==> design.v <==
`timescale 1 ns / 1 ns
module FM_demodulator
          (
           clk,
           reset,
           clk_enable,
           inp_I,
           inp_Q,
           out_fm
          );
  input   clk;
  input   reset;
  input   clk_enable;
  input   signed [38:0] inp_I;   
  input   signed [38:0] inp_Q;   
  output  [12:0] out_fm;   
  wire enb;
  reg signed [38:0] Delay1_out1;   
  reg signed [38:0] Delay2_out1;   
  reg signed [38:0] Delay4_out1;   
  wire signed [31:0] Sum4_sub_cast;   
  wire signed [31:0] Sum4_sub_cast_1;   
  wire signed [31:0] Sum4_sub_temp;   
  wire signed [29:0] Sum4_out1;   
  wire signed [68:0] Product_mul_temp;   
  wire signed [32:0] Product_out1;   
  reg signed [38:0] Delay3_out1;   
  wire signed [30:0] Sum3_sub_cast;   
  wire signed [30:0] Sum3_sub_cast_1;   
  wire signed [30:0] Sum3_sub_temp;   
  wire signed [28:0] Sum3_out1;   
  wire signed [67:0] Product2_mul_temp;   
  wire signed [32:0] Product2_out1;   
  wire signed [31:0] Sum5_sub_cast;   
  wire signed [31:0] Sum5_sub_cast_1;   
  wire signed [31:0] Sum5_sub_temp;   
  wire [12:0] OUTPUT_rsvd;   
  reg [12:0] OUTPUT_rsvdreg;
  assign enb = clk_enable;
  always @(posedge clk or posedge reset)
    begin : Delay1_process
      if (reset == 1'b1) begin
        Delay1_out1 <= 39'sh0000000000;
      end
      else begin
        if (enb) begin
          Delay1_out1 <= inp_I;
        end
      end
    end
  always @(posedge clk or posedge reset)
    begin : Delay2_process
      if (reset == 1'b1) begin
        Delay2_out1 <= 39'sh0000000000;
      end
      else begin
        if (enb) begin
          Delay2_out1 <= inp_Q;
        end
      end
    end
  always @(posedge clk or posedge reset)
    begin : Delay4_process
      if (reset == 1'b1) begin
        Delay4_out1 <= 39'sh0000000000;
      end
      else begin
        if (enb) begin
          Delay4_out1 <= Delay2_out1;
        end
      end
    end
  assign Sum4_sub_cast = inp_Q[38:7];
  assign Sum4_sub_cast_1 = Delay4_out1[38:7];
  assign Sum4_sub_temp = Sum4_sub_cast - Sum4_sub_cast_1;
  assign Sum4_out1 = Sum4_sub_temp[29:0];
  assign Product_mul_temp = Delay1_out1 * Sum4_out1;
  assign Product_out1 = Product_mul_temp[66:34];
  always @(posedge clk or posedge reset)
    begin : Delay3_process
      if (reset == 1'b1) begin
        Delay3_out1 <= 39'sh0000000000;
      end
      else begin
        if (enb) begin
          Delay3_out1 <= Delay1_out1;
        end
      end
    end
  assign Sum3_sub_cast = inp_I[38:8];
  assign Sum3_sub_cast_1 = Delay3_out1[38:8];
  assign Sum3_sub_temp = Sum3_sub_cast - Sum3_sub_cast_1;
  assign Sum3_out1 = Sum3_sub_temp[28:0];
  assign Product2_mul_temp = Sum3_out1 * Delay2_out1;
  assign Product2_out1 = Product2_mul_temp[65:33];
  assign Sum5_sub_cast = {Product_out1[32], Product_out1[32:2]};
  assign Sum5_sub_cast_1 = {Product2_out1[32], Product2_out1[32:2]};
  assign Sum5_sub_temp = Sum5_sub_cast - Sum5_sub_cast_1;
  assign OUTPUT_rsvd = Sum5_sub_temp[29:17];
always @(posedge clk)
    begin : OUTPUT_rsvdreg_process    
        if (enb) begin
          OUTPUT_rsvdreg <= OUTPUT_rsvd;
       end
    end
  assign out_fm = OUTPUT_rsvdreg;
endmodule   
==> run.sh <==
#!/bin/bash
# the make line also repeats each setting of config.mk as NAME=value (left out here)
make -C /OpenROAD-flow-scripts/flow DESIGN_CONFIG=/design/flow/config.mk WORK_HOME=/design/flow/orfs CLKGATE_MAP_FILE= finish
==> config.mk <==
export PLATFORM = sky130hd
export DESIGN_NAME = FM_demodulator
export DESIGN_NICKNAME = FM_demodulator
export VERILOG_FILES = /design/flow/design.v
export SDC_FILE = /design/flow/constraint.sdc
export NUM_CORES = 4
export LEC_CHECK = 0
export CAP_MARGIN = 20
export CELL_PAD_IN_SITES_DETAIL_PLACEMENT = 2
export CELL_PAD_IN_SITES_GLOBAL_PLACEMENT = 2
export CORE_ASPECT_RATIO = 0.63
export CORE_MARGIN = 3
export CORE_UTILIZATION = 40
export CTS_CLUSTER_SIZE = 69
export GPL_ROUTABILITY_DRIVEN = 0
export GPL_TIMING_DRIVEN = 0
export MAX_ROUTING_LAYER = met4
export MIN_ROUTING_LAYER = met2
export SETUP_SLACK_MARGIN = -1.69
export SLEW_MARGIN = 20
export TNS_END_PERCENT = 95
==> constraint.sdc <==
create_clock -name core_clock -period 25.0 [get_ports {clk}]
set_input_delay 5.0000 -clock core_clock [delete_from_list [all_inputs] [get_ports {clk}]]
set_output_delay 5.0000 -clock core_clock [all_outputs]
set_load 0.01 [all_outputs]
==> results.cfg, run 1 <==
; generated from flow reports
[clock_tree]
h-tree-depth = 4
post_cts.repair.setup_buffers = 0
postCtsResizedCells = 0
cts-buffers-inserted = 17
cts_root_buffer = clkbuf_16
cts_sinks = 150
clk_path_buf_depth = 2
cts_hold_buffers = 0

[yosys]
seq_area_frac_synth = 0.04537
top_area_cell = fa_1
simple_gate_area_frac = 0.1412
edf_count = 13
syn-num-nets = 12106
fa_ha_area_frac = 0.6183
syn_area_um2 = 84170
yosysWarnings = 1
avgSynthCellArea_um2 = 9.093
ys_sh_aoi = 0.03165
syn_inst = 9256
xor_area_frac = 0.01726
ys_seq_elements = 150
ys_top_logic_family = adder cells
common_cells = inv_1, fa_1, nand2_1
top_cells_by_area = fa_1, inv_1, nand2_1, ha_1, dfrtp_1
yosys_area_um2 = 84170
synth_top_cell_by_count = inv_1
ys_sh_mux = 0.01097
synthFlopType = dfrtp_1
synth_top_area_share = 0.5511
synthArstFlopShare = 0.9133
ys_cells = 9256
synth_cell_types = 65

[floorplan]
die_area_um2 = 216100
pin_count = 94
fp_util = 0.4061
die_height_um = 370.1
core_um2 = 207300
rows = 132
fp.dieW_um = 583.9

[global_routing]
grt_usage = 0.6812
grt_overflow = 769

[placement]
place_area_um2 = 88810
place_ws_ns = 1.275
hpwlAfterDp_mm = 321.1
port_buffers = 93

[outcome]
lastStage = global routing (5_1_grt)
firstError = [ERROR GRT-0116] Global routing finished with congestion. Check the congestion regions in the DRC Viewer.
status = did not finish
## layer usage
layer	GRT overflow	GRT usage
met1	-	-
met3	749	0.8657
met2	11	0.7219
met4	9	0.2842
met5	-	-
## metrics by stage
stage                     cells  hold slack [ns]  utilization
after floorplan            9256           0.4849            -
after global placement    12096           0.5007       0.4271
after detailed placement  12105           0.5113       0.4285
after CTS                 12137           0.5312       0.4315
==> run 2, diff against run 1 <==
Settings changed: ABC_AREA set to 1, CELL_PAD_IN_SITES_DETAIL_PLACEMENT 2 to 0, CELL_PAD_IN_SITES_GLOBAL_PLACEMENT 2 to not set, CORE_ASPECT_RATIO 0.63 to 0.74, CORE_MARGIN 3 to 2, CORE_UTILIZATION 40 to 72, CTS_CLUSTER_DIAMETER set to 222, CTS_CLUSTER_SIZE 69 to 90, GPL_ROUTABILITY_DRIVEN 0 to not set, GPL_TIMING_DRIVEN 0 to 1, MIN_ROUTING_LAYER met2 to not set, SETUP_SLACK_MARGIN -1.69 to 3.73, SLEW_MARGIN 20 to 10, TNS_END_PERCENT 95 to 70.
Clock period 25.0 ns to 10.4 ns, I/O delays scaled along.
==> run 2 against run 1 <==
Against the previous run:
- the flow again stops in global routing (5_1_grt)
- synthesized area increased by 3.2%
- die size shrank 43%
- synthesized cell count increased by 14%
==> results.cfg, run 2 <==
; generated from flow reports
[placement]
hpwlAfterDp_mm = 283.6
gp_congestion = 1.154
dp_cells = 13095
port_buffers = 93
place_area_um2 = 99350

[yosys]
common_cells = inv_1, fa_1, nand2_1
fa_ha_area_frac = 0.5992
yosysWarnings = 1
synth_top_cell_by_count = inv_1
syn_inst = 10528
ys_cells = 10528
simple_gate_area_frac = 0.1587
avgSynthCellArea_um2 = 8.249
seq_area_frac_synth = 0.04397
synth_cell_types = 60
yosys_area_um2 = 86850
top_cells_by_area = fa_1, inv_1, nand2_1, ha_1, dfrtp_1
top_area_cell = fa_1
ys_sh_aoi = 0.04090
synth_top_area_share = 0.5341
edf_count = 13
synthFlopType = dfrtp_1
synthArstFlopShare = 0.9133
ys_sh_mux = 0
syn-num-nets = 13378
ys_seq_elements = 150
syn_area_um2 = 86850
xor_area_frac = 0.009984
ys_top_logic_family = adder cells

[clock_tree]
h-tree-depth = 4
cts_root_buffer = clkbuf_16
cts-buffers-inserted = 17
clk_path_buf_depth = 2
cts_sinks = 150
cts_hold_buffers = 0

[floorplan]
die_area_um2 = 123400
core_um2 = 119600
rows = 109
fp.dieW_um = 407.7
fp_util = 0.7261
die_height_um = 302.8
pin_count = 94

[outcome]
status = did not finish
lastStage = global routing (5_1_grt)
[run 2: repair_timing]
action | 4_1_cts
cloned | 4
pin swaps | 239
resized | 630
endpoints found under the hold margin | 0
setup endpoints to repair | 13
buffers inserted | 80
[run 2: metrics by stage]
step | setup TNS, ns | hold slack (ns) | setup WS (ns) | utilization
2_1_floorplan | -6.474 | 0.4931 | -0.6058 | -
3_3_place_gp | -33.47 | 0.4659 | -2.737 | 0.8306
3_5_place_dp | -35.63 | 0.4838 | -2.832 | 0.8306
4_1_cts | -15.04 | 0.5020 | -1.238 | 0.8621
==> run 3, diff against run 2 <==
Settings changed: ABC_AREA 1 to not set, CELL_PAD_IN_SITES_DETAIL_PLACEMENT 0 to not set, CORE_ASPECT_RATIO 0.74 to not set, CORE_UTILIZATION 72 to 68, CTS_CLUSTER_DIAMETER 222 to not set, CTS_CLUSTER_SIZE 90 to not set, GPL_TIMING_DRIVEN 1 to not set, MAX_ROUTING_LAYER met4 to not set, PLACE_DENSITY set to 0.42, SETUP_SLACK_MARGIN 3.73 to not set, SLEW_MARGIN 10 to 20, TNS_END_PERCENT 70 to not set.
Clock period 10.4 ns to 14.9 ns, I/O delays scaled along.
==> run 3 against run 2 <==
Against the previous run:
- the layout now fails its checks (setup timing)
- synthesized cell count down 12%
- synthesized area down 3.1%
- die size rose by 2.6%
==> results.cfg, run 3 <==
; generated from flow reports
[outcome]
status = failed layout checks
violations = setup timing

[clock_tree]
cts-buffers-inserted = 25
cts_tree = done
cts_sinks = 150
cts_root_buffer = clkbuf_16
h-tree-depth = 4
clk_latency_ns = 0.51
clk_path_buf_depth = 3
clkTransAtPathRegs_ns = 0.06

[global_routing]
grt_start_max_net_pins = 81
grt_pass1_vias = 71111
antenna_found_initial = 15
grt_usage = 0.3997
grt_first_pass_wirelength_mm = 384.8
grt_overflow = 0

[hold_path]
min_to = Delay1_out1[26]
worstHoldStart = Delay1_out1[26]
hold_class = flop to flop
whs_path_depth = 1

[yosys]
ys_cells = 9256
edf_count = 13
xor_area_frac = 0.01726
ys_seq_elements = 150
syn-num-nets = 12106
fa_ha_area_frac = 0.6183
seq_area_frac_synth = 0.04537
syn_area_um2 = 84170
simple_gate_area_frac = 0.1412
yosys_area_um2 = 84170
synthArstFlopShare = 0.9133
synth_top_area_share = 0.5511
synthFlopType = dfrtp_1
yosysWarnings = 1
ys_sh_aoi = 0.03165
synth_cell_types = 65
ys_top_logic_family = adder cells
ys_sh_mux = 0.01097
top_cells_by_area = fa_1, inv_1, nand2_1, ha_1, dfrtp_1
synth_top_cell_by_count = inv_1
top_area_cell = fa_1
common_cells = inv_1, fa_1, nand2_1
avgSynthCellArea_um2 = 9.093
syn_inst = 9256

[critical_path]
path_delay_family = adder cells
path_depth = 61
crit_end = OUTPUT_rsvdreg[12]
cp_common_cell = fa_1
rrSetupSlack_ns = 1.87
critPathLaunch = inp_Q[7]
critPathSlowestCell = fa_1
max_stage_delay_ns = 0.59
end_kind = flop
cp.required_ns = 15.14
reg2reg_from = Delay4_out1[7]
crit_arrival_ns = 15.46
crit_type = primary input to flop
cp_num_buf_inv = 12
cp-start-kind = primary input
r2r_cells = 59
cp_max_fo = 7
worstReg2RegEnd = OUTPUT_rsvdreg[12]

[detailed_routing]
num_vias = 63573
wire_per_inst_um = 21.18
ant_nets = 0
viasPerCell = 5.632
first_iter_violations = 4561
remaining_drc_errors = 0
routed_wl_mm = 239.1
drt_first_pass_iters = 8

[placement]
place_ws_ns = -1.708
hpwlAfterDp_mm = 191.1
gp_congestion = 0.9793
place_area_um2 = 92200
port_buffers = 93

[sta]
finalMaxSlewViolations = 0
finalSetupViolations = 1
min_period_over_period = 1.021
fmax_mhz = 65.73
whs_ns = 0.5115
finalCriticalPeriod_ns = 15.21
worst_slew_pin_slew_ns = 1.182
final_hold_viol_count = 0
timing.slew.headroom = 0.2118
skew_ns = 0.03418
rsz0062_at_grt = true
worst_slack_ns = -0.3135

[cells_and_area]
fill_cells = 9016
finish.instance_area_um2 = 94060
syn_to_final_growth_pct = 11.76
final_nets = 12490

[job]
warning_count = 30
maxCapViolations = 0

[floorplan]
die_area_um2 = 126600
fp_util = 0.6825
fp.dieW_um = 355.8
rows = 129
die_height_um = 355.8
pin_count = 94
core_um2 = 123300
==> run 3: area by class of cell <==
cell class                 count  area (µm²)  share of cell area
clock inverter                 4       68.82           0.0007316
sequential                   150        3834             0.04076
timing repair buffer         851        7617             0.08098
multi-input combinational   6074       70310              0.7475
clock buffer                  29       640.6            0.006810
inverter                    2538        9534              0.1014
antenna                        4       10.01           0.0001064
tap                         1637        2048             0.02177
==> run 3: metrics by stage <==
step	setup TNS, ns	instances	utilization
final	-0.3135	11287	0.7628
after CTS	-0.4515	11263	0.7582
after global placement	-8.743	11207	0.7477
after global routing	-2.712	11283	0.7627
after floorplan	0	9256	-
after detailed placement	-11.12	11207	0.7477
==> run 3: routing by layer <==
layer / vias up / share of wire / GRT usage
li1: 26834 / - / -
met1: 32842 / 0.37 / 0.5145
met2: 3048 / 0.48 / 0.6498
met3: 827 / 0.093 / 0.08343
met4: 22 / 0.063 / 0.1994
met5: - / 0.00058 / 0
==> run 3: timing repair <==
action / 4_1_cts / 5_1_grt
pin swaps: 80 / 93
endpoints found under the hold margin: 0 / 0
cloned: 2 / 1
setup buffers: 21 / 19
gates resized: 118 / 68
endpoints found under the setup margin: 11 / 11
hold buffers: 0 / 0
==> run 4, diff against run 3 <==
Settings changed: CAP_MARGIN 20 to 15, CORE_UTILIZATION 68 to 72, CTS_CLUSTER_DIAMETER set to 215, CTS_CLUSTER_SIZE set to 34, PLACE_DENSITY 0.42 to not set, PLACE_DENSITY_LB_ADDON set to 0.0, SETUP_SLACK_MARGIN set to 3.33, TNS_END_PERCENT set to 35.
Clock period 14.9 ns to 12.9 ns, I/O delays scaled along.
==> run 4 against run 3 <==
Against the previous run:
- still fails the layout checks on setup timing
- count of clock-buffer cells in the layout did not move
- cell area rose by 1.6%
- worst setup slack got worse by 1.6 ns
- critical path type unchanged
- critical endpoint unchanged
- largest cell class unchanged
- highest routed layer unchanged
==> results.cfg, run 4 <==
; generated from flow reports
[outcome]
status = failed layout checks
violations = setup timing

[critical_path]
cp_common_cell = fa_1
worstReg2RegEnd = OUTPUT_rsvdreg[12]
rrSetupSlack_ns = 0
r2r_cells = 57
cp-start-kind = primary input
critPathSlowestCell = clkdlybuf4s50_1
crit_end = OUTPUT_rsvdreg[12]
critPathLaunch = inp_I[16]
reg2reg_from = Delay4_out1[7]
cp_max_fo = 8
path_delay_family = adder cells
path_depth = 58
end_kind = flop
crit_arrival_ns = 15.09
max_stage_delay_ns = 0.58
cp.required_ns = 13.14
cp_num_buf_inv = 13
crit_type = primary input to flop

[yosys]
synth_cell_types = 65
ys_sh_aoi = 0.03165
top_cells_by_area = fa_1, inv_1, nand2_1, ha_1, dfrtp_1
top_area_cell = fa_1
common_cells = inv_1, fa_1, nand2_1
syn_inst = 9256
yosysWarnings = 1
syn_area_um2 = 84170
yosys_area_um2 = 84170
xor_area_frac = 0.01726
fa_ha_area_frac = 0.6183
synthFlopType = dfrtp_1
edf_count = 13
ys_cells = 9256
syn-num-nets = 12106
ys_seq_elements = 150
synthArstFlopShare = 0.9133
ys_top_logic_family = adder cells
ys_sh_mux = 0.01097
avgSynthCellArea_um2 = 9.093
synth_top_cell_by_count = inv_1
synth_top_area_share = 0.5511
seq_area_frac_synth = 0.04537
simple_gate_area_frac = 0.1412

[global_routing]
grt_overflow = 0
grt_usage = 0.4249
antenna_found_initial = 8
grt_first_pass_wirelength_mm = 390.1
grt_pass1_vias = 73386
grt_start_max_net_pins = 78

[cells_and_area]
final_util = 0.8232
final_nets = 12654
syn_to_final_growth_pct = 13.51
fill_cells = 7186
logic_area_um2 = 70640
seqCellArea_um2 = 3831

[clock_tree]
clk_path_buf_depth = 3
clk_latency_ns = 0.52
h-tree-depth = 4
cts_hold_buffers = 0
cts_root_buffer = clkbuf_16
clkTransAtPathRegs_ns = 0.06
cts_sinks = 150
cts_tree = done
cts-buffers-inserted = 25

[detailed_routing]
wire_per_inst_um = 21.13
routed_wl_mm = 239.5
drt_first_pass_iters = 6
ant_nets = 0
remaining_drc_errors = 0
first_iter_violations = 4817
viasPerCell = 5.702
num_vias = 64647

[sta]
finalCriticalPeriod_ns = 14.85
min_period_over_period = 1.151
fmax_mhz = 67.36
worst_slack_ns = -1.945
timing.slew.headroom = 0.2084
final_hold_viol_count = 0
worst_slew_pin_slew_ns = 1.187
finalMaxSlewViolations = 0
rsz0062_at_grt = true
skew_ns = 0.02543
finalSetupViolations = 13

[floorplan]
die_area_um2 = 119600
pin_count = 94
core_um2 = 116000
die_height_um = 345.9
fp_util = 0.7253
rows = 125
fp.dieW_um = 345.9

[job]
maxCapViolations = 0
warning_count = 29

[placement]
port_buffers = 93
gp_congestion = 0.9824
hpwlAfterDp_mm = 196.1

[hold_path]
min_to = Delay3_out1[8]
whs_path_depth = 1
worstHoldStart = Delay3_out1[8]
hold_class = flop to flop
## run 4: area by class of cell
type	count	share of cell area
repair buffers	1015	0.09305
multi-input cells	6074	0.7394
well taps	1524	0.01996
inverters	2538	0.09990
flip-flops and latches	150	0.04010
clock buffers	29	0.007020
diodes	3	0.00007858
clock inverters	4	0.0005108
## run 4: repair_timing
| item | CTS | global route |
|---|---|---|
| resized | 147 | 89 |
| endpoints found under the setup margin | 13 | 13 |
| buffers inserted | 29 | 20 |
| pin swaps | 78 | 82 |
| cloned | 2 | 0 |
## run 4: metrics by stage
step                      setup TNS (ns)  worst slack, ns  area (µm²)  cells  hold WS, ns
after floorplan                   -6.088           -1.245       84400   9256       0.4849
after global placement            -28.67           -2.820       93370  11250       0.4933
after detailed placement          -30.60           -3.002       93370  11250       0.4997
after CTS                         -13.48           -1.686       94950  11314       0.5200
after global routing              -21.36           -2.334       95530  11334       0.5353
final                             -16.29           -1.945       95540  11337       0.5221
## run 4: routing by layer
metal	GRT usage	wire length, µm
met1	0.5341	83320
met5	0	47
met2	0.6926	114400
met4	0.2384	17430
met3	0.09047	24320
==> run 5, diff against run 4 <==
Settings changed: CAP_MARGIN 15 to 20, CORE_UTILIZATION 72 to 64, CTS_CLUSTER_DIAMETER 215 to not set, CTS_CLUSTER_SIZE 34 to 99, PLACE_DENSITY_LB_ADDON 0.0 to not set, SETUP_SLACK_MARGIN 3.33 to not set, TNS_END_PERCENT 35 to not set.
Clock period 12.9 ns to 18.4 ns, I/O delays scaled along.
==> run 5 against run 4 <==
Against the previous run:
- the run now finishes clean
- sequential share of layout area increased by 0.34 points
- critical endpoint unchanged
- count of clock-buffer cells in the layout decreased by 12
- worst hold slack got worse by 0.013 ns
- highest routed layer unchanged
- via count decreased by 5.4%
- global-route usage decreased by 3.8 points
- die size increased by 12%
- cell count decreased by 4.3%
- register-to-register slack improved by 3.9 ns
- cell area decreased by 7.6%
==> results.cfg, run 5 <==
; generated from flow reports
[yosys]
top_area_cell = fa_1
common_cells = inv_1, fa_1, nand2_1
ys_sh_aoi = 0.03165
yosysWarnings = 1
synth_top_cell_by_count = inv_1
simple_gate_area_frac = 0.1412
seq_area_frac_synth = 0.04537
ys_seq_elements = 150
synthFlopType = dfrtp_1
top_cells_by_area = fa_1, inv_1, nand2_1, ha_1, dfrtp_1
fa_ha_area_frac = 0.6183
xor_area_frac = 0.01726
ys_cells = 9256
synthArstFlopShare = 0.9133
syn_area_um2 = 84170
ys_top_logic_family = adder cells
synth_cell_types = 65
yosys_area_um2 = 84170
syn_inst = 9256
ys_sh_mux = 0.01097
syn-num-nets = 12106
synth_top_area_share = 0.5511
avgSynthCellArea_um2 = 9.093
edf_count = 13

[critical_path]
cp_common_cell = fa_1
critPathLaunch = inp_I[11]
cp-start-kind = primary input
reg2reg_from = Delay3_out1[9]
cp_num_buf_inv = 6
cp_max_fo = 14
end_kind = flop
max_stage_delay_ns = 0.77
rrSetupSlack_ns = 3.94
crit_type = primary input to flop
worstReg2RegEnd = OUTPUT_rsvdreg[12]
critPathSlowestCell = xnor2_2
path_depth = 49
path_delay_family = AND-OR/OR-AND gates
r2r_cells = 50
crit_end = OUTPUT_rsvdreg[12]
cp.required_ns = 18.66
crit_arrival_ns = 17.98

[sta]
finalCriticalPeriod_ns = 17.72
fin_tns_setup_ns = 0
timing.slew.headroom = 0.2154
fmax_mhz = 56.44
worst_slew_pin_slew_ns = 1.175
final_hold_viol_count = 0
skew_ns = 0.03072
finalSetupViolations = 0
min_period_over_period = 0.9630
rsz0062_at_grt = false
finalMaxSlewViolations = 0

[floorplan]
rows = 133
core_um2 = 131000
die_area_um2 = 134400
fp.dieW_um = 366.6
die_height_um = 366.6
fp_util = 0.6427
pin_count = 94

[placement]
hpwlAfterDp_mm = 187.7
port_buffers = 93
gp_congestion = 0.9553

[detailed_routing]
first_iter_violations = 4865
ant_nets = 0
viasPerCell = 5.640
remaining_drc_errors = 0
num_vias = 61170
wire_per_inst_um = 22.61
drt_first_pass_iters = 6
routed_wl_mm = 245.2

[hold_path]
min_to = Delay1_out1[38]
whs_path_depth = 1
hold_class = flop to flop
worstHoldStart = Delay1_out1[38]

[cells_and_area]
syn_to_final_growth_pct = 4.913
fill_cells = 10839
final_nets = 11924
final_util = 0.6742

[clock_tree]
cts_sinks = 150
h-tree-depth = 4
clk_latency_ns = 0.52
cts_root_buffer = clkbuf_16
cts_tree = done
cts-buffers-inserted = 17
cts_hold_buffers = 0
clk_path_buf_depth = 2
clkTransAtPathRegs_ns = 0.08

[job]
warning_count = 28
maxCapViolations = 0

[global_routing]
antenna_found_initial = 8
grt_overflow = 0
grt_start_max_net_pins = 76
grt_pass1_vias = 68026
grt_first_pass_wirelength_mm = 392.5
grt_usage = 0.3866

[outcome]
status = finished clean
==> run 5: metrics by stage <==
stage / area (µm²) / hold slack (ns) / setup slack (ns) / std cells
global placement: 87550 / 0.4822 / 0.2442 / 10806
CTS: 88170 / 0.5150 / 0.5292 / 10838
finish: 88300 / 0.5096 / 0.6816 / 10845
floorplan: 84170 / 0.4849 / 1.994 / 9256
detailed placement: 87550 / 0.4917 / 0.04625 / 10806
global route: 88290 / 0.5364 / 0.01998 / 10842
==> run 5: cell type report <==
| cell class | instances | area (µm²) | area share |
|---|---|---|---|
| antenna | 3 | 7.507 | 0.00008502 |
| clock buffer | 17 | 425.4 | 0.004818 |
| clock inverter | 15 | 193.9 | 0.002196 |
| inverter | 2538 | 9532 | 0.1079 |
| multi-input combinational | 6073 | 69580 | 0.7880 |
| sequential | 150 | 3839 | 0.04347 |
| tap | 1755 | 2196 | 0.02487 |
| timing repair buffer | 294 | 2530 | 0.02865 |
==> run 5: metal layers <==
metal  share of wire  global-route usage  vias up
li1                -                   -    25704
met1            0.38              0.5258    31819
met2            0.47              0.6224     3000
met3           0.095             0.07137      645
met4           0.048              0.1519        2
met5        0.000053                   0        -
==> run 5: timing repair <==
item	CTS	global route
endpoints found under the hold margin	0	0
setup buffers	0	3
resized	0	12
endpoints found under the setup margin	0	1
==> run 6, diff against run 5 <==
Settings changed: ABC_AREA set to 1, CORE_ASPECT_RATIO set to 0.5, CORE_UTILIZATION 64 to 72, CTS_CLUSTER_DIAMETER set to 338, PLACE_DENSITY set to 0.35, SETUP_SLACK_MARGIN set to -1.16.
Clock period 18.4 ns to 11.7 ns, I/O delays scaled along.
==> run 6 against run 5 <==
Against the previous run:
- now fails the layout checks on setup timing
- via count grew 27%
- synthesized area grew 3.2%
- utilization grew 15 points
- sequential share of layout area shrank 0.51 points
- worst setup slack lost 1.8 ns
- flip-flop count is the same
- non-clock buffer count grew 996
- critical path depth shrank 6
- routed wire length grew 32%
- global-route usage grew 15 points
- critical path type unchanged
- largest cell class unchanged
==> results.cfg, run 6 <==
; generated from flow reports
[outcome]
status = failed layout checks
violations = setup timing

[hold_path]
whs_path_depth = 2
min_to = Delay3_out1[11]
hold_class = flop to flop
worstHoldStart = Delay1_out1[11]

[clock_tree]
cts-buffers-inserted = 17
clkTransAtPathRegs_ns = 0.08
cts_root_buffer = clkbuf_16
cts_sinks = 150
h-tree-depth = 4
clk_latency_ns = 0.56
clk_path_buf_depth = 2
cts_tree = done

[floorplan]
die_area_um2 = 123600
pin_count = 94
fp.dieW_um = 495.2
rows = 90
core_um2 = 120200
fp_util = 0.7228
die_height_um = 249.6

[global_routing]
grt_start_max_net_pins = 127
grt_pass1_vias = 83486
grt_first_pass_wirelength_mm = 484.0
grt_usage = 0.5360
grt_overflow = 0
antenna_found_initial = 16

[detailed_routing]
wire_per_inst_um = 24.80
viasPerCell = 5.971
num_vias = 77802
first_iter_violations = 9170
drt_first_pass_iters = 10
routed_wl_mm = 323.1
ant_nets = 0
remaining_drc_errors = 0

[yosys]
ys_cells = 10528
syn_inst = 10528
xor_area_frac = 0.009984
yosys_area_um2 = 86850
ys_sh_aoi = 0.04090
avgSynthCellArea_um2 = 8.249
syn_area_um2 = 86850
fa_ha_area_frac = 0.5992
synth_top_area_share = 0.5341
synth_top_cell_by_count = inv_1
ys_seq_elements = 150
ys_top_logic_family = adder cells
simple_gate_area_frac = 0.1587
seq_area_frac_synth = 0.04397
syn-num-nets = 13378
synth_cell_types = 60
ys_sh_mux = 0
top_cells_by_area = fa_1, inv_1, nand2_1, ha_1, dfrtp_1
common_cells = inv_1, fa_1, nand2_1
yosysWarnings = 1
edf_count = 13
top_area_cell = fa_1
synthFlopType = dfrtp_1
synthArstFlopShare = 0.9133

[critical_path]
critPathSlowestCell = fa_1
max_stage_delay_ns = 0.76
crit_arrival_ns = 13.17
reg2reg_from = Delay4_out1[7]
rrSetupSlack_ns = 0.75
crit_end = OUTPUT_rsvdreg[12]
path_depth = 43
cp-start-kind = primary input
end_kind = flop
crit_type = primary input to flop
cp_max_fo = 5
worstReg2RegEnd = OUTPUT_rsvdreg[11]
path_delay_family = adder cells
cp.required_ns = 12.01
cp_common_cell = fa_1
critPathLaunch = inp_Q[8]
r2r_cells = 44
cp_num_buf_inv = 11

[sta]
skew_ns = 0.03180
finalSetupViolations = 13
fmax_mhz = 77.76
min_period_over_period = 1.099
fin_tns_setup_ns = -12.91
finalCriticalPeriod_ns = 12.86
timing.slew.headroom = 0.1399
worst_slew_pin_slew_ns = 1.290
final_hold_viol_count = 0
worst_slack_ns = -1.161
finalMaxSlewViolations = 0

[placement]
port_buffers = 93
place_area_um2 = 98200
hpwlAfterDp_mm = 266.1
gp_congestion = 1.071

[cells_and_area]
final_nets = 14244
syn_to_final_growth_pct = 14.49
finish.instance_area_um2 = 99430
fill_cells = 7260

[job]
warning_count = 32
maxCapViolations = 0
## run 6: what timing repair did
item,in CTS,in global routing
hold endpoints to repair,0,0
gates resized,1,133
pin swaps,0,23
buffers inserted,0,14
endpoints found under the setup margin,1,13
hold buffers,0,0
gates cloned,0,1
## run 6: per-stage QoR
stage | hold WS [ns] | setup WS (ns) | utilization | instances
CTS | 0.5134 | -1.151 | 0.8221 | 13013
finish | 0.5166 | -1.161 | 0.8275 | 13029
floorplan | 0.4931 | 0.1489 | - | 10528
global placement | 0.4824 | -1.613 | 0.8173 | 12981
global route | 0.5341 | -1.352 | 0.8274 | 13020
detailed placement | 0.5029 | -1.821 | 0.8173 | 12981
## run 6: per-layer routing
metal,global-route usage,up-vias,routed length (µm)
met1,0.6452,37790,104400
met3,0.2454,2113,53800
li1,-,31587,-
met2,0.7633,6296,133300
met5,0.01042,-,268
met4,0.3847,16,31270
## run 6: area by class of cell
| type | instances | area, µm² | share of cell area |
|---|---|---|---|
| multi-input cells | 6988 | 70790 | 0.7119 |
| inverters | 2946 | 11100 | 0.1117 |
| repair buffers | 1290 | 11100 | 0.1116 |
| flip-flops and latches | 150 | 3820 | 0.03842 |
| well taps | 1610 | 2014 | 0.02026 |
| clock buffers | 18 | 429.2 | 0.004316 |
| clock inverters | 14 | 138.9 | 0.001397 |
| diodes | 12 | 30.03 | 0.0003020 |
| repair inverters | 1 | 8.758 | 0.00008808 |
==> run 7, diff against run 6 <==
Settings changed: ABC_AREA 1 to not set, CORE_ASPECT_RATIO 0.5 to not set, CTS_CLUSTER_DIAMETER 338 to not set, CTS_CLUSTER_SIZE 99 to not set, MAX_ROUTING_LAYER set to met4, PLACE_DENSITY 0.35 to not set, SETUP_SLACK_MARGIN -1.16 to not set.
Clock period 11.7 ns to 13.3 ns, I/O delays scaled along.
==> run 7 against run 6 <==
Against the previous run:
- still fails the layout checks on setup timing
- worst setup slack lost 0.56 ns
- clock skew shrank 0.0085 ns
- synthesized area shrank 3.1%
- flip-flop count is the same
- largest cell class unchanged
==> results.cfg, run 7 <==
; generated from flow reports
[outcome]
status = failed layout checks
violations = setup timing

[yosys]
common_cells = inv_1, fa_1, nand2_1
simple_gate_area_frac = 0.1412
synth_top_area_share = 0.5511
top_area_cell = fa_1
ys_cells = 9256
ys_sh_aoi = 0.03165
syn-num-nets = 12106
xor_area_frac = 0.01726
syn_inst = 9256
ys_sh_mux = 0.01097
avgSynthCellArea_um2 = 9.093
top_cells_by_area = fa_1, inv_1, nand2_1, ha_1, dfrtp_1
ys_top_logic_family = adder cells
yosysWarnings = 1
synthFlopType = dfrtp_1
edf_count = 13
synth_top_cell_by_count = inv_1
yosys_area_um2 = 84170
ys_seq_elements = 150
synth_cell_types = 65
syn_area_um2 = 84170
synthArstFlopShare = 0.9133
seq_area_frac_synth = 0.04537
fa_ha_area_frac = 0.6183

[sta]
finalCriticalPeriod_ns = 15.02
min_period_over_period = 1.130
skew_ns = 0.02331
final_hold_viol_count = 0
fmax_mhz = 66.56
timing.slew.headroom = 0.2206
finalMaxSlewViolations = 0
worst_slew_pin_slew_ns = 1.169
worst_slack_ns = -1.724
whs_ns = 0.5271
finalSetupViolations = 13
fin_tns_setup_ns = -15.18
rsz0062_at_grt = true

[floorplan]
fp_util = 0.7253
die_area_um2 = 119600
die_height_um = 345.9
rows = 125
core_um2 = 116000
fp.dieW_um = 345.9
pin_count = 94

[hold_path]
hold_class = flop to flop
whs_path_depth = 2
worstHoldStart = Delay3_out1[25]
min_to = Delay3_out1[25]

[clock_tree]
h-tree-depth = 4
cts_root_buffer = clkbuf_16
cts_sinks = 150
clkTransAtPathRegs_ns = 0.08
clk_latency_ns = 0.48
cts-buffers-inserted = 17
cts_tree = done
clk_path_buf_depth = 2

[critical_path]
critPathSlowestCell = fa_1
max_stage_delay_ns = 0.57
crit_arrival_ns = 15.25
cp_common_cell = fa_1
crit_type = primary input to flop
critPathLaunch = inp_Q[16]
r2r_cells = 59
cp_num_buf_inv = 9
cp_max_fo = 7
reg2reg_from = Delay4_out1[12]
crit_end = OUTPUT_rsvdreg[12]
cp.required_ns = 13.53
end_kind = flop
rrSetupSlack_ns = 0.19
worstReg2RegEnd = OUTPUT_rsvdreg[12]
path_depth = 58
cp-start-kind = primary input
path_delay_family = adder cells

[cells_and_area]
fill_cells = 7209
fin_cells = 11327
final_nets = 12631
syn_to_final_growth_pct = 13.36
final_util = 0.8222

[global_routing]
grt_start_max_net_pins = 79
grtUsageMet3 = 0.09692
grt_use_met2 = 0.6966
grt_pass1_vias = 73118
grt_first_pass_wirelength_mm = 391.6
antenna_found_initial = 11
use_met1 = 0.5372
grt_overflow = 0
grt_usage = 0.4420
grt-busiest-layer = met2

[job]
warning_count = 31
maxCapViolations = 0

[detailed_routing]
drt_first_pass_iters = 8
wire_per_inst_um = 21.62
ant_nets = 0
viasPerCell = 5.743
num_vias = 65056
first_iter_violations = 5202
routed_wl_mm = 244.9
remaining_drc_errors = 0

[placement]
place_ws_ns = -2.750
dp_cells = 11217
hpwlAfterDp_mm = 196.7
port_buffers = 93
gp_congestion = 1.033
==> run 7: layer usage <==
layer  routed length [µm]  part of all wire
met1                84310              0.34
met2               116900              0.48
met3                26200              0.11
met4                17420             0.071
met5                    0                 0
==> run 7: through the flow <==
step | instance area [µm²]
after floorplan | 84400
after global placement | 92960
after detailed placement | 92960
after CTS | 94550
after global routing | 95410
final | 95410
==> run 7: what timing repair did <==
| action | 4_1_cts | 5_1_grt |
|---|---|---|
| gates resized | 147 | 138 |
| gates cloned | 2 | 0 |
| buffers inserted | 42 | 35 |
| pin swaps | 91 | 134 |
| hold buffers | 0 | 0 |
| setup endpoints to repair | 13 | 13 |
| endpoints found under the hold margin | 0 | 0 |
==> run 7: final cells by class <==
type | instances | area (µm²) | share of cell area
multi-input cells | 6074 | 70860 | 0.7427
inverters | 2538 | 9544 | 0.1000
repair buffers | 1000 | 8640 | 0.09055
flip-flops and latches | 150 | 3834 | 0.04018
well taps | 1524 | 1907 | 0.01998
clock buffers | 17 | 425.4 | 0.004459
clock inverters | 15 | 180.2 | 0.001888
diodes | 9 | 22.52 | 0.0002360
==> run 8, diff against run 7 <==
Settings changed: CELL_PAD_IN_SITES_DETAIL_PLACEMENT set to 0, CORE_ASPECT_RATIO set to 1.11, CTS_CLUSTER_DIAMETER set to 389, CTS_CLUSTER_SIZE set to 34, GPL_TIMING_DRIVEN set to 1, HOLD_SLACK_MARGIN set to 0.27, MAX_ROUTING_LAYER met4 to met5, PLACE_DENSITY_LB_ADDON set to 0.0, SETUP_SLACK_MARGIN set to -0.82, SLEW_MARGIN 20 to 10, TNS_END_PERCENT set to 70.
Clock period 13.3 ns to 12.4 ns, I/O delays scaled along.
==> run 8 against run 7 <==
Against the previous run:
- critical path depth unchanged
- worst setup slack worse by 0.42 ns
- global-route usage decreased by 1.9 points
- critical endpoint unchanged
- cell area decreased by 0.15%
- the layout still fails its checks (setup timing)
- flip-flop count is the same
- utilization fell by 0.28 points
==> results.cfg, run 8 <==
; generated from flow reports
[yosys]
synth_top_cell_by_count = inv_1
top_cells_by_area = fa_1, inv_1, nand2_1, ha_1, dfrtp_1
synth_cell_types = 65
xor_area_frac = 0.01726
ys_cells = 9256
ys_sh_mux = 0.01097
avgSynthCellArea_um2 = 9.093
common_cells = inv_1, fa_1, nand2_1
ys_seq_elements = 150
syn_area_um2 = 84170
edf_count = 13
yosys_area_um2 = 84170
synth_top_area_share = 0.5511
simple_gate_area_frac = 0.1412
fa_ha_area_frac = 0.6183
syn-num-nets = 12106
synthFlopType = dfrtp_1
yosysWarnings = 1
ys_sh_aoi = 0.03165
syn_inst = 9256
synthArstFlopShare = 0.9133
seq_area_frac_synth = 0.04537
ys_top_logic_family = adder cells
top_area_cell = fa_1

[clock_tree]
clk_path_buf_depth = 3
clk_latency_ns = 0.51
cts_root_buffer = clkbuf_16
clkTransAtPathRegs_ns = 0.05
h-tree-depth = 4
cts_tree = done
cts_sinks = 150
cts-buffers-inserted = 25
cts_hold_buffers = 0

[sta]
worst_slew_pin_slew_ns = 1.138
rsz0062_at_grt = true
fmax_mhz = 68.77
finalMaxSlewViolations = 0
skew_ns = 0.02372
min_period_over_period = 1.173
finalSetupViolations = 13
finalCriticalPeriod_ns = 14.54
timing.slew.headroom = 0.2412
fin_tns_setup_ns = -19.77
worst_slack_ns = -2.141
whs_ns = 0.5144
final_hold_viol_count = 0

[hold_path]
min_to = Delay1_out1[37]
whs_path_depth = 1
worstHoldStart = Delay1_out1[37]
hold_class = flop to flop

[job]
warning_count = 29
maxCapViolations = 0

[global_routing]
grt_pass1_vias = 73521
grt_start_max_net_pins = 79
grt_usage = 0.4232
antenna_found_initial = 9
grt_overflow = 0
grt_first_pass_wirelength_mm = 384.6

[placement]
dp_cells = 11261
port_buffers = 93
gp_congestion = 0.9867
place_ws_ns = -3.413
hpwlAfterDp_mm = 195.4
place_area_um2 = 93190

[detailed_routing]
m1WireLength_mm = 80.85
wl_met3_mm = 21.71
routed_wl_mm = 238.2
remaining_drc_errors = 0
wl_met2_mm = 116.1
first_iter_violations = 4484
drt_first_pass_iters = 8
ant_nets = 0
wire_per_inst_um = 20.98
top_layer_used = met5
viasPerCell = 5.690
num_vias = 64578

[critical_path]
critPathLaunch = inp_Q[7]
end_kind = flop
path_delay_family = adder cells
max_stage_delay_ns = 0.57
crit_end = OUTPUT_rsvdreg[12]
path_depth = 58
cp_max_fo = 8
critPathSlowestCell = fa_1
worstReg2RegEnd = OUTPUT_rsvdreg[12]
rrSetupSlack_ns = -0.43
cp_num_buf_inv = 8
cp_common_cell = fa_1
crit_type = primary input to flop
cp.required_ns = 12.63
r2r_cells = 56
cp-start-kind = primary input
reg2reg_from = Delay4_out1[7]
crit_arrival_ns = 14.77

[floorplan]
rows = 132
pin_count = 94
fp_util = 0.7239
core_um2 = 116300
fp.dieW_um = 328.5
die_area_um2 = 119700
die_height_um = 364.2

[cells_and_area]
fin_cells = 11349
fill_cells = 7434
final_nets = 12648
syn_to_final_growth_pct = 13.19
seqCellArea_um2 = 3824
final_util = 0.8194
logic_area_um2 = 70500
finish.instance_area_um2 = 95270

[outcome]
violations = setup timing
status = failed layout checks
==> run 8: final cells by class <==
type,count,share of cell area
antenna,4,0.0001051
clock inverter,5,0.0005385
multi-input combinational,6073,0.7400
inverter,2538,0.1002
sequential,150,0.04014
timing repair buffer,1010,0.09188
tap,1541,0.02024
clock buffer,28,0.006895
==> run 8: repair_timing <==
action                                  4_1_cts  5_1_grt
pin swaps                                    96       44
cloned                                        1        0
buffers inserted                             50       12
gates resized                               179       39
endpoints found under the setup margin       13       13
hold endpoints to repair                      0        0
==> run 8: routing by layer <==
layer	global-route usage	up-vias
li1	-	27154
met1	0.5051	33155
met2	0.6986	3234
met3	0.08750	1023
met4	0.2824	12
met5	0	-
==> run 9, diff against run 8 <==
Settings changed: CAP_MARGIN 20 to 30, CELL_PAD_IN_SITES_DETAIL_PLACEMENT 0 to not set, CELL_PAD_IN_SITES_GLOBAL_PLACEMENT set to 3, CORE_ASPECT_RATIO 1.11 to 0.56, CORE_UTILIZATION 72 to 59, CTS_CLUSTER_DIAMETER 389 to not set, CTS_CLUSTER_SIZE 34 to 68, GPL_TIMING_DRIVEN 1 to not set, HOLD_SLACK_MARGIN 0.27 to not set, PLACE_DENSITY set to 0.81, PLACE_DENSITY_LB_ADDON 0.0 to not set, SETUP_SLACK_MARGIN -0.82 to 0.54, SLEW_MARGIN 10 to 15, TNS_END_PERCENT 70 to 45.
Clock period 12.4 ns to 36.2 ns, I/O delays scaled along.
==> run 9 against run 8 <==
Against the previous run:
- the run now fails in global placement without I/O (3_1_place_gp_skip_io)
- synthesized area did not move
- synthesized cell count did not move
- die size rose by 22%
==> results.cfg, run 9 <==
; generated from flow reports
[outcome]
status = did not finish
lastStage = global placement without I/O (3_1_place_gp_skip_io)
firstError = [ERROR GPL-0301] Utilization 113.649 % exceeds 100%.

[yosys]
seq_area_frac_synth = 0.04537
synthFlopType = dfrtp_1
fa_ha_area_frac = 0.6183
top_area_cell = fa_1
avgSynthCellArea_um2 = 9.093
synth_top_cell_by_count = inv_1
synthArstFlopShare = 0.9133
yosys_area_um2 = 84170
ys_sh_mux = 0.01097
syn-num-nets = 12106
synth_top_area_share = 0.5511
xor_area_frac = 0.01726
yosysWarnings = 1
synth_cell_types = 65
ys_cells = 9256
syn_inst = 9256
edf_count = 13
ys_seq_elements = 150
common_cells = inv_1, fa_1, nand2_1
ys_sh_aoi = 0.03165
top_cells_by_area = fa_1, inv_1, nand2_1, ha_1, dfrtp_1
simple_gate_area_frac = 0.1412
syn_area_um2 = 84170
ys_top_logic_family = adder cells

[floorplan]
rows = 103
die_area_um2 = 145800
core_um2 = 141200
fp.dieW_um = 508.7
die_height_um = 286.6
fp_util = 0.5959
==> run 10, diff against run 9 <==
Settings changed: CAP_MARGIN 30 to 20, CELL_PAD_IN_SITES_GLOBAL_PLACEMENT 3 to not set, CORE_ASPECT_RATIO 0.56 to not set, CORE_UTILIZATION 59 to 58, CTS_CLUSTER_SIZE 68 to not set, MAX_ROUTING_LAYER met5 to not set, PLACE_DENSITY 0.81 to not set, SETUP_SLACK_MARGIN 0.54 to -1.32, SLEW_MARGIN 15 to 20, TNS_END_PERCENT 45 to 35.
Clock period 36.2 ns to 19.6 ns, I/O delays scaled along.
==> run 10 against run 9 <==
Against the previous run:
- now clean on timing, DRC and antenna
- synthesized cell count unchanged
- die size increased by 1.6%
- synthesized area unchanged
==> results.cfg, run 10 <==
; generated from flow reports
[cells_and_area]
fill_cells = 12656
final_nets = 11895
syn_to_final_growth_pct = 4.822
final_util = 0.6134
seqCellArea_um2 = 3839
logic_area_um2 = 69570

[critical_path]
cp_max_fo = 14
crit_type = primary input to flop
cp_common_cell = fa_1
critPathLaunch = inp_I[9]
worstReg2RegEnd = OUTPUT_rsvdreg[12]
max_stage_delay_ns = 0.79
critPathSlowestCell = a211oi_1
rrSetupSlack_ns = 4.07
cp-start-kind = primary input
reg2reg_from = Delay3_out1[9]
cp.required_ns = 19.84
path_depth = 49
crit_arrival_ns = 19.22
path_delay_family = AND-OR/OR-AND gates
end_kind = flop
cp_num_buf_inv = 4
crit_end = OUTPUT_rsvdreg[12]
r2r_cells = 49

[clock_tree]
clk_path_buf_depth = 2
cts_root_buffer = clkbuf_16
clk_latency_ns = 0.51
cts_hold_buffers = 0
cts_sinks = 150
postCtsResizedCells = 0
clkTransAtPathRegs_ns = 0.09
cts-buffers-inserted = 17
h-tree-depth = 4
post_cts.repair.setup_buffers = 0
cts_tree = done

[job]
maxCapViolations = 0
warning_count = 26

[sta]
final_hold_viol_count = 0
fmax_mhz = 52.70
finalMaxSlewViolations = 0
worst_slack_ns = 0.6250
whs_ns = 0.5052
finalSetupViolations = 0
min_period_over_period = 0.9681
finalCriticalPeriod_ns = 18.98
timing.slew.headroom = 0.2259
skew_ns = 0.02543
worst_slew_pin_slew_ns = 1.159
fin_tns_setup_ns = 0

[floorplan]
die_area_um2 = 148200
pin_count = 94
fp.dieW_um = 384.9
core_um2 = 143800
die_height_um = 384.9
rows = 139
fp_util = 0.5852

[detailed_routing]
wire_per_inst_um = 22.54
num_vias = 60825
first_iter_violations = 4208
ant_nets = 0
viasPerCell = 5.549
drt_first_pass_iters = 6
remaining_drc_errors = 0
routed_wl_mm = 247.1

[yosys]
yosysWarnings = 1
synth_top_area_share = 0.5511
syn_inst = 9256
edf_count = 13
ys_sh_mux = 0.01097
ys_seq_elements = 150
top_area_cell = fa_1
fa_ha_area_frac = 0.6183
synthArstFlopShare = 0.9133
common_cells = inv_1, fa_1, nand2_1
synthFlopType = dfrtp_1
syn_area_um2 = 84170
syn-num-nets = 12106
avgSynthCellArea_um2 = 9.093
synth_top_cell_by_count = inv_1
simple_gate_area_frac = 0.1412
ys_sh_aoi = 0.03165
top_cells_by_area = fa_1, inv_1, nand2_1, ha_1, dfrtp_1
xor_area_frac = 0.01726
yosys_area_um2 = 84170
synth_cell_types = 65
ys_top_logic_family = adder cells
ys_cells = 9256
seq_area_frac_synth = 0.04537

[outcome]
status = finished clean

[global_routing]
antenna_found_initial = 9
grt_first_pass_wirelength_mm = 392.4
grt_usage = 0.3539
grt_pass1_vias = 66916
grt_overflow = 0
grt_start_max_net_pins = 87

[placement]
hpwlAfterDp_mm = 192.1
port_buffers = 93
gp_congestion = 0.9529
place_ws_ns = 0.05432

[hold_path]
min_to = Delay3_out1[30]
worstHoldStart = Delay1_out1[30]
whs_path_depth = 2
hold_class = flop to flop
[run 10: layout make-up]
cell class / count / share of cell area
clock inverter: 15 / 0.002141
clock buffer: 17 / 0.004822
tap: 1903 / 0.02699
timing repair buffer: 265 / 0.02594
inverter: 2538 / 0.1080
multi-input combinational: 6073 / 0.7885
sequential: 150 / 0.04351
antenna: 1 / 0.00002836
[run 10: stage by stage]
stage | cells | cell area (µm²)
global route | 10961 | 88220
floorplan | 9256 | 84170
detailed placement | 10929 | 87590
finish | 10962 | 88220
global placement | 10929 | 87570
CTS | 10961 | 88210
[run 10: layer usage]
metal	GRT usage	vias to the layer above	part of all wire
met5	0	-	0.00025
met4	0.1280	10	0.044
met3	0.06044	571	0.078
met2	0.5764	2476	0.47
met1	0.4809	32109	0.40
li1	-	25659	-
==> run 11, diff against run 10 <==
Settings changed: CORE_UTILIZATION 58 to 57, SETUP_SLACK_MARGIN -1.32 to not set, TNS_END_PERCENT 35 to not set.
Clock period 19.6 ns to 19.0 ns, I/O delays scaled along.
==> run 11 against run 10 <==
Against the previous run:
- still clean
- count of clock-buffer cells in the layout unchanged
- synthesized area unchanged
- via count down 1.1%
- worst setup slack worse by 0.023 ns
- flip-flop count unchanged
- global-route usage down 1.2 points
- sequential share of layout area about the same
- highest routed layer unchanged
==> results.cfg, run 11 <==
; generated from flow reports
[outcome]
status = finished clean

[critical_path]
path_delay_family = adder cells
rrSetupSlack_ns = 4.08
max_stage_delay_ns = 0.70
worstReg2RegEnd = OUTPUT_rsvdreg[12]
crit_arrival_ns = 18.64
cp-start-kind = primary input
end_kind = flop
cp_max_fo = 14
cp.required_ns = 19.24
critPathLaunch = inp_I[8]
critPathSlowestCell = a2111oi_0
reg2reg_from = Delay3_out1[8]
cp_common_cell = fa_1
crit_type = primary input to flop
cp_num_buf_inv = 7
path_depth = 52
r2r_cells = 50
crit_end = OUTPUT_rsvdreg[12]

[yosys]
ys_top_logic_family = adder cells
synth_top_cell_by_count = inv_1
syn_area_um2 = 84170
yosys_area_um2 = 84170
synth_top_area_share = 0.5511
ys_seq_elements = 150
seq_area_frac_synth = 0.04537
ys_cells = 9256
common_cells = inv_1, fa_1, nand2_1
top_cells_by_area = fa_1, inv_1, nand2_1, ha_1, dfrtp_1
yosysWarnings = 1
simple_gate_area_frac = 0.1412
ys_sh_aoi = 0.03165
synthFlopType = dfrtp_1
synthArstFlopShare = 0.9133
ys_sh_mux = 0.01097
xor_area_frac = 0.01726
synth_cell_types = 65
avgSynthCellArea_um2 = 9.093
fa_ha_area_frac = 0.6183
syn_inst = 9256
syn-num-nets = 12106
edf_count = 13
top_area_cell = fa_1

[global_routing]
grt_first_pass_wirelength_mm = 391.7
antenna_found_initial = 12
grt_overflow = 0
grt_usage = 0.3417
grt_pass1_vias = 67755
grt_start_max_net_pins = 76

[clock_tree]
h-tree-depth = 4
clk_latency_ns = 0.51
cts_tree = done
clk_path_buf_depth = 2
cts_sinks = 150
clkTransAtPathRegs_ns = 0.09
cts-buffers-inserted = 17
cts_root_buffer = clkbuf_16
cts_hold_buffers = 0

[detailed_routing]
routed_wl_mm = 241.5
num_vias = 60147
viasPerCell = 5.463
remaining_drc_errors = 0
ant_nets = 0
drt_first_pass_iters = 6
first_iter_violations = 3711
wire_per_inst_um = 21.93

[cells_and_area]
fin_cells = 11010
final_nets = 11916
syn_to_final_growth_pct = 5.151
final_util = 0.6015
fill_cells = 13169

[sta]
rsz0062_at_grt = false
fmax_mhz = 54.35
finalSetupViolations = 0
min_period_over_period = 0.9683
finalMaxSlewViolations = 0
finalCriticalPeriod_ns = 18.40
worst_slew_pin_slew_ns = 1.110
skew_ns = 0.02758
final_hold_viol_count = 0
timing.slew.headroom = 0.2563

[floorplan]
core_um2 = 147100
rows = 141
die_height_um = 388.3
pin_count = 94
die_area_um2 = 150800
fp.dieW_um = 388.3
fp_util = 0.5720

[placement]
hpwlAfterDp_mm = 189.2
dp_cells = 10976
gp_congestion = 0.9435
port_buffers = 93

[job]
warning_count = 26
maxCapViolations = 0

[hold_path]
hold_class = flop to flop
worstHoldStart = Delay1_out1[7]
whs_path_depth = 1
min_to = Delay1_out1[7]
## run 11: timing repair
item | in CTS | in global routing
buffers inserted | 0 | 1
resized | 0 | 10
endpoints found under the setup margin | 0 | 1
## run 11: area by class of cell
cell class / count / area, µm² / share of cell area
clock buffer: 17 / 425.4 / 0.004807
timing repair buffer: 286 / 2459 / 0.02778
clock inverter: 15 / 203.9 / 0.002304
multi-input combinational: 6073 / 69630 / 0.7868
inverter: 2538 / 9532 / 0.1077
tap: 1930 / 2415 / 0.02729
sequential: 150 / 3834 / 0.04332
antenna: 1 / 2.502 / 0.00002828
## run 11: metal layers
metal	track usage	vias to the layer above	wire length, µm
met5	0	-	103
li1	-	25718	-
met1	0.4503	31722	95960
met2	0.5762	2199	118600
met3	0.05573	492	16660
met4	0.1192	16	10100
## run 11: stage by stage
step | hold slack [ns] | setup TNS, ns | setup WS, ns | area [µm²]
finish | 0.5187 | 0 | 0.6024 | 88500
global route | 0.5388 | 0 | 0.04325 | 88500
CTS | 0.5226 | 0 | 0.4015 | 88410
detailed placement | 0.5020 | -0.08058 | -0.08058 | 87780
global placement | 0.4945 | 0 | 0.07587 | 87740
floorplan | 0.4849 | 0 | 2.474 | 84170
==> run 12, diff against run 11 <==
Settings changed: CORE_UTILIZATION 57 to 72, CTS_CLUSTER_SIZE set to 99, TNS_END_PERCENT set to 15.
Clock period 19.0 ns to 24.5 ns, I/O delays scaled along.
==> run 12 against run 11 <==
Against the previous run:
- still clean
- global-route usage increased by 7.8 points
- count of clock-buffer cells in the layout up 1
- die size decreased by 21%
- critical endpoint unchanged
- largest cell class unchanged
==> results.cfg, run 12 <==
; generated from flow reports
[yosys]
ys_sh_aoi = 0.03165
ys_sh_mux = 0.01097
xor_area_frac = 0.01726
ys_top_logic_family = adder cells
top_area_cell = fa_1
synthArstFlopShare = 0.9133
common_cells = inv_1, fa_1, nand2_1
top_cells_by_area = fa_1, inv_1, nand2_1, ha_1, dfrtp_1
ys_seq_elements = 150
syn_inst = 9256
syn_area_um2 = 84170
fa_ha_area_frac = 0.6183
yosys_area_um2 = 84170
ys_cells = 9256
yosysWarnings = 1
avgSynthCellArea_um2 = 9.093
simple_gate_area_frac = 0.1412
synth_top_area_share = 0.5511
syn-num-nets = 12106
seq_area_frac_synth = 0.04537
synth_top_cell_by_count = inv_1
synthFlopType = dfrtp_1
edf_count = 13
synth_cell_types = 65

[clock_tree]
post_cts.repair.setup_buffers = 0
h-tree-depth = 4
clk_latency_ns = 0.48
cts-buffers-inserted = 17
cts_root_buffer = clkbuf_16
clkTransAtPathRegs_ns = 0.08
clk_path_buf_depth = 2
postCtsResizedCells = 0
cts_hold_buffers = 0
cts_sinks = 150
cts_tree = done

[sta]
final_hold_viol_count = 0
whs_ns = 0.4850
fin_tns_setup_ns = 0
min_period_over_period = 0.8239
finalMaxSlewViolations = 0
fmax_mhz = 49.54
finalSetupViolations = 0
rsz0062_at_grt = false
skew_ns = 0.01233
finalCriticalPeriod_ns = 20.19
timing.slew.headroom = 0.2812
worst_slew_pin_slew_ns = 1.051

[global_routing]
grt_first_pass_wirelength_mm = 380.5
antenna_found_initial = 7
grt_overflow = 0
grt_pass1_vias = 68591
grt_start_max_net_pins = 88
grt_usage = 0.4193

[hold_path]
worstHoldStart = Delay2_out1[34]
hold_class = flop to flop
min_to = Delay4_out1[34]
whs_path_depth = 2

[critical_path]
cp.required_ns = 24.71
worstReg2RegEnd = OUTPUT_rsvdreg[12]
max_stage_delay_ns = 0.91
crit_type = primary input to flop
path_depth = 53
rrSetupSlack_ns = 8.89
r2r_cells = 51
crit_end = OUTPUT_rsvdreg[12]
crit_arrival_ns = 20.40
cp-start-kind = primary input
end_kind = flop
cp_common_cell = fa_1
critPathSlowestCell = a2111oi_0
cp_num_buf_inv = 5
cp_max_fo = 38
critPathLaunch = inp_Q[7]
reg2reg_from = Delay4_out1[7]
path_delay_family = AND-OR/OR-AND gates

[detailed_routing]
viasPerCell = 5.868
num_vias = 61897
remaining_drc_errors = 0
drt_first_pass_iters = 6
first_iter_violations = 5311
wire_per_inst_um = 22.46
ant_nets = 0
routed_wl_mm = 236.9

[cells_and_area]
final_nets = 11858
syn_to_final_growth_pct = 3.795

[floorplan]
rows = 125
die_height_um = 345.9
fp.dieW_um = 345.9
fp_util = 0.7253
die_area_um2 = 119600
pin_count = 94
core_um2 = 116000

[placement]
port_buffers = 93
hpwlAfterDp_mm = 174.3
gp_congestion = 0.9403

[outcome]
status = finished clean

[job]
warning_count = 28
maxCapViolations = 0
==> run 12: cell type report <==
type	instances	area, µm²
Multi-Input combinational cell	6073	69510
Fill cell	8529	28690
Inverter	2538	9532
Sequential cell	150	3832
Timing Repair Buffer	228	1946
Tap cell	1524	1907
Clock buffer	18	439.2
Clock inverter	14	185.2
Antenna cell	4	10.01
==> run 12: per-stage QoR <==
stage	setup slack [ns]	instances	util	instance area (µm²)
2_1_floorplan	6.874	9256	-	84170
3_3_place_gp	4.457	10513	0.7473	86720
3_5_place_dp	4.102	10513	0.7473	86730
4_1_cts	4.564	10545	0.7527	87350
5_1_grt	3.628	10545	0.7527	87350
6_report	4.315	10549	0.7528	87360
==> run 12: routing by layer <==
metal	vias to the layer above	track usage	share of wire
met5	-	0	0.00015
met4	6	0.1739	0.052
met3	884	0.1056	0.12
met2	3599	0.6665	0.47
met1	31828	0.5577	0.37
li1	25580	-	-
==> run 13, diff against run 12 <==
Settings changed: CORE_UTILIZATION 72 to 11, CTS_CLUSTER_SIZE 99 to not set, TNS_END_PERCENT 15 to not set.
Clock period 24.5 ns to 39.7 ns, I/O delays scaled along.
==> run 13 against run 12 <==
Against the previous run:
- still clean
- die size grew to 6.5 times the previous value
- utilization decreased by 62 points
- synthesized area is the same
- flip-flop count unchanged
- cell count up 82%
- register-to-register slack improved by 15 ns
- sequential share of layout area decreased by 0.51 points
- via count is 1.8% lower
- worst hold slack better by 0.035 ns
- clock skew grew 0.048 ns
- critical path depth grew 3
- critical path type unchanged
- critical endpoint unchanged
- largest cell class unchanged
- highest routed layer unchanged
==> results.cfg, run 13 <==
; generated from flow reports
[outcome]
status = finished clean

[sta]
whs_ns = 0.5197
finalMaxSlewViolations = 0
rsz0062_at_grt = false
fin_tns_setup_ns = 0
worst_slack_ns = 16.20
finalCriticalPeriod_ns = 23.50
skew_ns = 0.06063
final_hold_viol_count = 0
timing.slew.headroom = 0.2235
fmax_mhz = 42.56
worst_slew_pin_slew_ns = 1.165
min_period_over_period = 0.5918
finalSetupViolations = 0

[critical_path]
cp_num_buf_inv = 6
end_kind = flop
path_delay_family = AND-OR/OR-AND gates
max_stage_delay_ns = 0.85
crit_type = primary input to flop
r2r_cells = 54
crit_arrival_ns = 23.82
rrSetupSlack_ns = 23.73
critPathSlowestCell = a2111oi_1
cp-start-kind = primary input
reg2reg_from = Delay4_out1[7]
cp.required_ns = 40.03
worstReg2RegEnd = OUTPUT_rsvdreg[12]
cp_common_cell = fa_1
cp_max_fo = 38
critPathLaunch = inp_Q[7]
path_depth = 56
crit_end = OUTPUT_rsvdreg[12]

[global_routing]
grt_first_pass_wirelength_mm = 420.5
grt_usage = 0.07076
grt_pass1_vias = 68067
grt_start_max_net_pins = 82
antenna_found_initial = 47
grt_overflow = 0

[placement]
gp_congestion = 0.8669
place_ws_ns = 15.99
hpwlAfterDp_mm = 205.0
place_area_um2 = 97750
port_buffers = 93

[yosys]
yosys_area_um2 = 84170
ys_cells = 9256
xor_area_frac = 0.01726
synthArstFlopShare = 0.9133
ys_seq_elements = 150
syn_inst = 9256
simple_gate_area_frac = 0.1412
synth_cell_types = 65
ys_sh_aoi = 0.03165
synthFlopType = dfrtp_1
yosysWarnings = 1
syn-num-nets = 12106
ys_top_logic_family = adder cells
top_area_cell = fa_1
ys_sh_mux = 0.01097
seq_area_frac_synth = 0.04537
fa_ha_area_frac = 0.6183
syn_area_um2 = 84170
synth_top_cell_by_count = inv_1
top_cells_by_area = fa_1, inv_1, nand2_1, ha_1, dfrtp_1
avgSynthCellArea_um2 = 9.093
common_cells = inv_1, fa_1, nand2_1
synth_top_area_share = 0.5511
edf_count = 13

[hold_path]
hold_class = flop to flop
whs_path_depth = 1
worstHoldStart = Delay1_out1[37]
min_to = Delay1_out1[37]

[clock_tree]
cts_root_buffer = clkbuf_16
cts_tree = done
cts_sinks = 150
clkTransAtPathRegs_ns = 0.08
postCtsResizedCells = 0
cts_hold_buffers = 0
post_cts.repair.setup_buffers = 0
cts-buffers-inserted = 25
clk_path_buf_depth = 3
h-tree-depth = 4
clk_latency_ns = 0.61

[job]
warning_count = 26
maxCapViolations = 0

[floorplan]
fp.dieW_um = 878.7
fp_util = 0.1103
die_area_um2 = 772200
core_um2 = 763100
pin_count = 94
rows = 321
die_height_um = 878.7

[detailed_routing]
viasPerCell = 3.162
wire_per_inst_um = 14.04
num_vias = 60809
wl_met3_mm = 28.00
first_iter_violations = 4447
m1WireLength_mm = 112.5
ant_nets = 0
remaining_drc_errors = 0
wl_met2_mm = 120.6
routed_wl_mm = 270.0
drt_first_pass_iters = 6
top_layer_used = met5

[cells_and_area]
finish.instance_area_um2 = 98510
final_nets = 11883
final_util = 0.1291
fill_cells = 86995
syn_to_final_growth_pct = 17.05
[run 13: final cells by class]
type / instances / area (µm²) / area share
clock buffers: 28 / 646.9 / 0.006566
flip-flops and latches: 150 / 3822 / 0.03880
multi-input cells: 6073 / 69590 / 0.7064
repair buffers: 245 / 2077 / 0.02108
inverters: 2538 / 9532 / 0.09675
clock inverters: 5 / 73.82 / 0.0007493
well taps: 10174 / 12730 / 0.1292
diodes: 18 / 45.04 / 0.0004572
[run 13: per-layer routing]
metal | global-route usage | up-vias
li1 | - | 25639
met1 | 0.09437 | 32170
met2 | 0.1118 | 2533
met3 | 0.01990 | 457
met4 | 0.01955 | 10
met5 | 0 | -
[run 13: through the flow]
stage	std cells
2_1_floorplan	9256
3_3_place_gp	19180
3_5_place_dp	19180
4_1_cts	19213
5_1_grt	19215
6_report	19231
